==> inputs of build 46 <==
Design WcaUpConverter, start of the top module:
module WcaUpConverter
(
	input              	clock,
	input              	reset,
	input              	enable,
	input  	wire [7:0]  	cfg,				 
	input  	wire       		strobe_cic,   	 
	input  	wire [31:0] 	phase_cordic, 	 
	input		wire [3:0]  	log2_rate,
	input	  wire			strobe_if,
	input   wire	[31:0] iq_bb_in,
	output  reg		[23:0] iq_if_out
  );
==> flow/config.mk <==
export PLATFORM = sky130hd
export DESIGN_NAME = WcaUpConverter
export DESIGN_NICKNAME = WcaUpConverter
export VERILOG_FILES = /design/flow/design.v
export SDC_FILE = /design/flow/constraint.sdc
export NUM_CORES = 4
export LEC_CHECK = 0
export CAP_MARGIN = 10
export CELL_PAD_IN_SITES_DETAIL_PLACEMENT = 2
export CELL_PAD_IN_SITES_GLOBAL_PLACEMENT = 1
export CORE_ASPECT_RATIO = 0.93
export CORE_MARGIN = 5
export CORE_UTILIZATION = 64
export CTS_CLUSTER_DIAMETER = 240
export GPL_ROUTABILITY_DRIVEN = 0
export MIN_ROUTING_LAYER = met2
export SLEW_MARGIN = 20
==> flow/constraint.sdc <==
create_clock -name core_clock -period 8.0 [get_ports {clock}]
set_input_delay 1.6000 -clock core_clock [delete_from_list [all_inputs] [get_ports {clock}]]
set_output_delay 1.6000 -clock core_clock [all_outputs]
set_load 0.01 [all_outputs]
run.sh (not shown) runs the stock make flow with config.mk's settings and CLKGATE_MAP_FILE=.
==> inputs of trial 93, as changes to build 46 <==
CAP_MARGIN = 20   (was 10)
CELL_PAD_IN_SITES_DETAIL_PLACEMENT = 1   (was 2)
CELL_PAD_IN_SITES_GLOBAL_PLACEMENT = not set   (was 1)
CORE_ASPECT_RATIO = not set   (was 0.93)
CORE_MARGIN = 6   (was 5)
CORE_UTILIZATION = 33   (was 64)
CTS_CLUSTER_DIAMETER = 79   (was 240)
GPL_ROUTABILITY_DRIVEN = not set   (was 0)
==> qor summary <==
                                                                     trial 93                  build 46
Chip Area                                                         239000 um^2               124000 um^2
Largest area contributor in the synthesized netlist  sky130_fd_sc_hd__dfxtp_1  sky130_fd_sc_hd__dfxtp_1
Fraction of synthesized area in multiplexers                            7.22%                     7.22%
Run status                                   no timing/DRC/antenna violations    stopped before the end
Last stage reached                                                          -              3_5_place_dp
Vertical die dimension                                                 489 um                    340 um
Cell Area, Synth                                                   75100 um^2                75100 um^2
Area inside the core boundary                                     226000 um^2               117000 um^2
Chip area from the yosys synthesis statistics                      75100 um^2                75100 um^2
Cells after synthesis                                                    9061                      9061
Synth unique cells                                                         92                        92
Std cell rows                                                             174                       121
Mapped Nets                                                              9986                      9986
Area fraction in xor and xnor cells                                     7.85%                     7.85%
Max-area cell share                                                     26.3%                     26.3%
Number of enable flip-flop cells                                          108                       108
Horizontal extent of the die                                           489 um                    365 um
Sequential cell area fraction in the yosys report                       30.7%                     30.7%
Post-Synthesis Mean Instance Area                                   8.29 um^2                 8.29 um^2
Most frequent cell after synthesis                    sky130_fd_sc_hd__nor2_1   sky130_fd_sc_hd__nor2_1
Complex Gates by Area                                                   20.3%                     20.3%
Initial Utilization                                                     33.3%                     64.3%


==> inputs of v34 <==
==> flow/design.v <==
`timescale 1ns / 1ps
module WcaCicInterp
(
	input wire clock,
	input wire reset,
	input wire enable,
	input wire strobe_cic,
	input wire strobe_if,
	input wire [3:0] log2_rate,
	input  wire [15:0] data_in,
	output wire [15:0] data_out
);
reg [24+15:0] comb1;
reg [24+15:0] comb2;
reg [24+15:0] comb3;
reg [24+15:0] pipe1;
reg [24+15:0] pipe2;
reg [24+15:0] pipe3;
reg [24+15:0] integ1;  
reg [24+15:0] integ2;
reg [24+ 15:0] integ3;
always @(posedge clock)
	if(reset | ~enable)
		begin
			pipe1 <= 0;
			pipe2 <= 0;
			pipe3 <= 0;
			comb1 <= 0;
			comb2 <= 0;
			comb3 <= 0;	
		end
	else if (strobe_cic)
		begin
			comb1 <= data_in;
			pipe1 <= data_in - comb1;
			comb2 <= pipe1;
			pipe2 <= pipe1 - comb2;
			comb3 <= pipe2;
			pipe3 <= pipe2 - comb3;
		end
reg [15:0] data_store;
always @(posedge clock)
	if(reset | ~enable)
		begin
			integ1 <= 0;
			integ2 <= 0;
			integ3 <= 0;
		end
	else if (strobe_if)
		begin
			integ1 <= integ1 + pipe3; 
			integ2 <= integ2 + integ1; 
			integ3 <= integ3 + integ2; 
			case(log2_rate)
				4'h1:  data_store <= integ3[18:3];
				4'h2:  data_store <= integ3[21:6];
				4'h3:  data_store <= integ3[24:9];
				4'h4:  data_store <= integ3[27:12];
				4'h5:  data_store <= integ3[30:15];
				4'h6:  data_store <= integ3[33:18];
				4'h7:  data_store <= integ3[36:21];
				4'h8:  data_store <= integ3[39:24];
				default: data_store <= integ3[15:0];
			endcase
		end
assign data_out = data_store;
endmodule
`timescale 1 ns/100 ps
module WcaCordic12 (reset,ngreset,clock, strobeData, X0, Y0, A0, XN, YN, AN);
  parameter BIT_WIDTH   = 12;
  parameter ITERATIONS  = 12;
  parameter MODE        = 0;  
  input clock, reset, ngreset,strobeData;
  input signed  [BIT_WIDTH-1:0] X0, Y0, A0;
  output signed [BIT_WIDTH-1:0] XN, YN, AN;
  wire signed [BIT_WIDTH-1:0] x_w [ITERATIONS-1:1];
  wire signed [BIT_WIDTH-1:0] y_w [ITERATIONS-1:1];
  wire signed [BIT_WIDTH-1:0] a_w [ITERATIONS-1:1];
    localparam [143:0] arctanLUT = { 12'h0, 12'h1, 12'h1, 12'h3, 12'h5, 12'ha, 12'h14, 12'h29, 12'h51, 12'ha0, 12'h12e,  12'h200  };
    CordicCalc #(0,MODE,BIT_WIDTH) pcc_0(.reset(reset), .ngreset(ngreset), .clock(clock), .strobeData( strobeData),
               .X0(X0), .Y0(Y0), .A0(A0), .aRom(arctanLUT[BIT_WIDTH-1:0]),
               .XN(x_w[1]), .YN(y_w[1]), .AN(a_w[1])  );
    genvar i;
    generate for(i=1; i<ITERATIONS-1; i=i+1) begin: pcc_1
      CordicCalc #(i,MODE,BIT_WIDTH) pcc_1(.reset(reset), .ngreset(ngreset), .clock(clock), .strobeData( strobeData),
               .X0(x_w[i]), .Y0(y_w[i]), .A0(a_w[i]), .aRom(arctanLUT[(i+1)*BIT_WIDTH-1:i*BIT_WIDTH]),
               .XN(x_w[i+1]), .YN(y_w[i+1]), .AN(a_w[i+1])  );
    end
	endgenerate 
    CordicCalc #(ITERATIONS-1,MODE,BIT_WIDTH) pcc_2(.reset(reset),.ngreset(ngreset),.clock(clock), .strobeData( strobeData),
               .X0(x_w[ITERATIONS-1]), .Y0(y_w[ITERATIONS-1]), .A0(a_w[ITERATIONS-1]), 
               .aRom(arctanLUT[ITERATIONS*BIT_WIDTH-1:(ITERATIONS-1)*BIT_WIDTH]),
               .XN(XN), .YN(YN), .AN(AN)  );
endmodule
module CordicCalc(reset,ngreset,clock, strobeData, X0, Y0, A0, XN, YN, AN, aRom);
  parameter RSHIFT = 0;
  parameter MODE = 0;    
  parameter BIT_WIDTH = 12;
  input reset, ngreset, clock, strobeData;
  input  signed [BIT_WIDTH-1:0] X0, Y0, A0;
  input  signed [BIT_WIDTH-1:0] aRom;
  output signed [BIT_WIDTH-1:0] XN, YN, AN;
  wire d;
  reg signed [BIT_WIDTH-1:0] XN, YN, AN;
  assign d = (MODE==0)? A0[BIT_WIDTH-1] : ~Y0[BIT_WIDTH-1];  
  always @ (posedge clock) begin
      if(reset) begin
        AN <=  0;
        XN <=  0;
        YN <=  0;
      end
      else
        if (d & strobeData)    begin 
          AN <=  A0 + aRom; 
          XN <=  X0 + (Y0>>>RSHIFT);
          YN <=  Y0 - (X0>>>RSHIFT);
        end
        else if (strobeData)      begin 
          AN <=  A0 - aRom; 
          XN <=  X0 - (Y0>>>RSHIFT);
          YN <=  Y0 + (X0>>>RSHIFT);
        end       
  end   
endmodule
module WcaUpConverter
(
	input              	clock,
	input              	reset,
	input              	enable,
	input  	wire [7:0]  	cfg,				 
	input  	wire       		strobe_cic,   	 
	input  	wire [31:0] 	phase_cordic, 	 
	input		wire [3:0]  	log2_rate,
	input	  wire			strobe_if,
	input   wire	[31:0] iq_bb_in,
	output  reg		[23:0] iq_if_out
  );
  parameter MODE  =  4'hB; 		 
	wire  aclr = cfg[1];  
	wire [15:0] ihb_in = iq_bb_in[15:0];
	wire [15:0] qhb_in = iq_bb_in[31:16];
	wire [11:0] icor_in;
	wire [11:0] qcor_in;
	wire [23:0] cor_out;
	wire [15:0] icic_in;
	wire [15:0] qcic_in;
	wire hb_strobe_out;
	wire cic_strobe_out;
assign icic_in 		= ihb_in; 
assign qcic_in 		= qhb_in;
generate if( MODE & 3'h2)
  begin
  	wire [15:0] icic_out;
   wire [15:0] qcic_out;
   reg [15:0] icic_latch;
	reg [15:0] qcic_latch;
	WcaCicInterp cic_i (
	 .clock(clock), 
    .reset(reset | aclr), 
    .enable(enable), 
    .strobe_cic(strobe_cic), 
    .strobe_if(strobe_if), 
    .log2_rate(log2_rate), 
    .data_in(icic_in), 
    .data_out(icic_out)
    );
	WcaCicInterp cic_q (
    .clock(clock), 
    .reset(reset | aclr), 
    .enable(enable), 
    .strobe_cic(strobe_cic), 
    .strobe_if(strobe_if), 
    .log2_rate(log2_rate), 
    .data_in(qcic_in), 
    .data_out(qcic_out)
    );
	always @(posedge clock)
	begin
		if( strobe_if)
		 begin
			icic_latch<= icic_out;
			qcic_latch<= qcic_out;
		 end
	end	 
	wire bypassCic    	=  MODE[3] & cfg[3];
   assign icor_in 		= (bypassCic) ? icic_in[15:4] : icic_latch[15:4];
	assign qcor_in 		= (bypassCic) ? qcic_in[15:4] : qcic_latch[15:4] ;
	end
else 
 begin 
    assign icor_in 			= icic_in[15:4] ;
    assign qcor_in 			= qcic_in[15:4] ;
  end   
endgenerate
generate if( MODE & 3'h1)
  begin
  wire [11:0] icordicout_internal;
  wire [11:0] qcordicout_internal;
    reg [11:0] X0;
    reg [11:0] Y0;
    reg [11:0] A0;
    always @(posedge clock) 
     case({strobe_if, phase_cordic[31:30]})
       3'b101 :   
        begin            
            X0 <= -qcor_in;
            Y0 <= icor_in;
            A0 <= phase_cordic[31:20] - 12'h400;                    
        end
       3'b110 :  
        begin
            X0 <= qcor_in;
            Y0 <= -icor_in;
            A0 <= phase_cordic[31:20] + 12'h400;                    
        end
       3'b100:  
			begin
            X0 <= icor_in;
            Y0 <= qcor_in;
            A0 <= phase_cordic [31:20];
        end
       3'b111:  
			begin
            X0 <= icor_in;
            Y0 <= qcor_in;
            A0 <= phase_cordic [31:20];
        end
    endcase
    WcaCordic12  #(12,12,0) cordic
    ( 
       .ngreset(1'b1), .clock(clock),.reset(reset | aclr), .strobeData(strobe_if),
       .X0(X0), .Y0(Y0),.A0(A0),
       .XN(icordicout_internal), .YN(qcordicout_internal), .AN() 
    );	 
	wire bypassCordic    = MODE[3] & cfg[2];
	assign cor_out = (bypassCordic) ? {qcor_in, icor_in} : {qcordicout_internal, icordicout_internal};
  end
else  
  begin
    assign cor_out = {qcor_in, icor_in};
  end
endgenerate 
	always @(posedge clock)
	begin
		if( strobe_if)	iq_if_out <= cor_out;
	end
endmodule  
==> flow/run.sh <==
#!/bin/bash
# the make line also repeats each setting of config.mk as NAME=value (left out here)
make -C /OpenROAD-flow-scripts/flow DESIGN_CONFIG=/design/flow/config.mk WORK_HOME=/design/flow/orfs CLKGATE_MAP_FILE= finish
==> flow/config.mk <==
export PLATFORM = sky130hd
export DESIGN_NAME = WcaUpConverter
export DESIGN_NICKNAME = WcaUpConverter
export VERILOG_FILES = /design/flow/design.v
export SDC_FILE = /design/flow/constraint.sdc
export NUM_CORES = 4
export LEC_CHECK = 0
export ABC_AREA = 1
export CAP_MARGIN = 20
export CORE_MARGIN = 2
export CORE_UTILIZATION = 72
export CTS_CLUSTER_DIAMETER = 387
export CTS_CLUSTER_SIZE = 11
export PLACE_DENSITY_LB_ADDON = 0.08
export SETUP_SLACK_MARGIN = 0.57
export SLEW_MARGIN = 20
==> flow/constraint.sdc <==
create_clock -name core_clock -period 3.8 [get_ports {clock}]
set_input_delay 0.7600 -clock core_clock [delete_from_list [all_inputs] [get_ports {clock}]]
set_output_delay 0.7600 -clock core_clock [all_outputs]
set_load 0.01 [all_outputs]
==> v18 (differences from v34) <==
- ABC_AREA: 1 -> default
- CTS_CLUSTER_DIAMETER: 387 -> 390
- CTS_CLUSTER_SIZE: 11 -> 10
- PLACE_DENSITY: default -> 0.43
- PLACE_DENSITY_LB_ADDON: 0.08 -> default
- SETUP_SLACK_MARGIN: 0.57 -> default
==> flow/constraint.sdc (replaced) <==
create_clock -name core_clock -period 2.95 [get_ports {clock}]
set_input_delay 0.5900 -clock core_clock [delete_from_list [all_inputs] [get_ports {clock}]]
set_output_delay 0.5900 -clock core_clock [all_outputs]
set_load 0.01 [all_outputs]
==> flow_summary.ini <==
; flow metrics
[critical_path]
critPathMaxStageDelay_ps = 410
critical_path_depth = 13

[sta]
fin_tns_setup_ps = 0

[synth]
ys_top_cells_by_count = 3680 x nand2_1, 2373 x inv_1, 1727 x nor2_1, 1191 x a21oi_1, 988 x dfxtp_1
post_synth_inst_count = 14220

[pwr]
clockPowerShare = 0.301
power.net_switching_mw = 12.04

[die]
tapCellCount = 1625

[final_layout]
nClkBuffers = 129

[status]
outcome = complete, no violations
[end of results for v34]
==> flow_summary.ini <==
; flow metrics
[status]
outcome = complete, but fails checks
failed_checks = negative setup slack

[sta]
worst_slack_ps = -1222
setup_violators_final = 252

[critical_path]
critical_path_depth = 15
critPathMaxStageDelay_ps = 1010

[synth]
ys_top_cells_by_count = 1240 x nor2_1, 988 x dfxtp_1, 793 x ha_1, 790 x a21oi_1, 595 x nand2_1

[final_layout]
nClkBuffers = 145

[pwr]
power.net_switching_mw = 28.47
[end of results for v18]
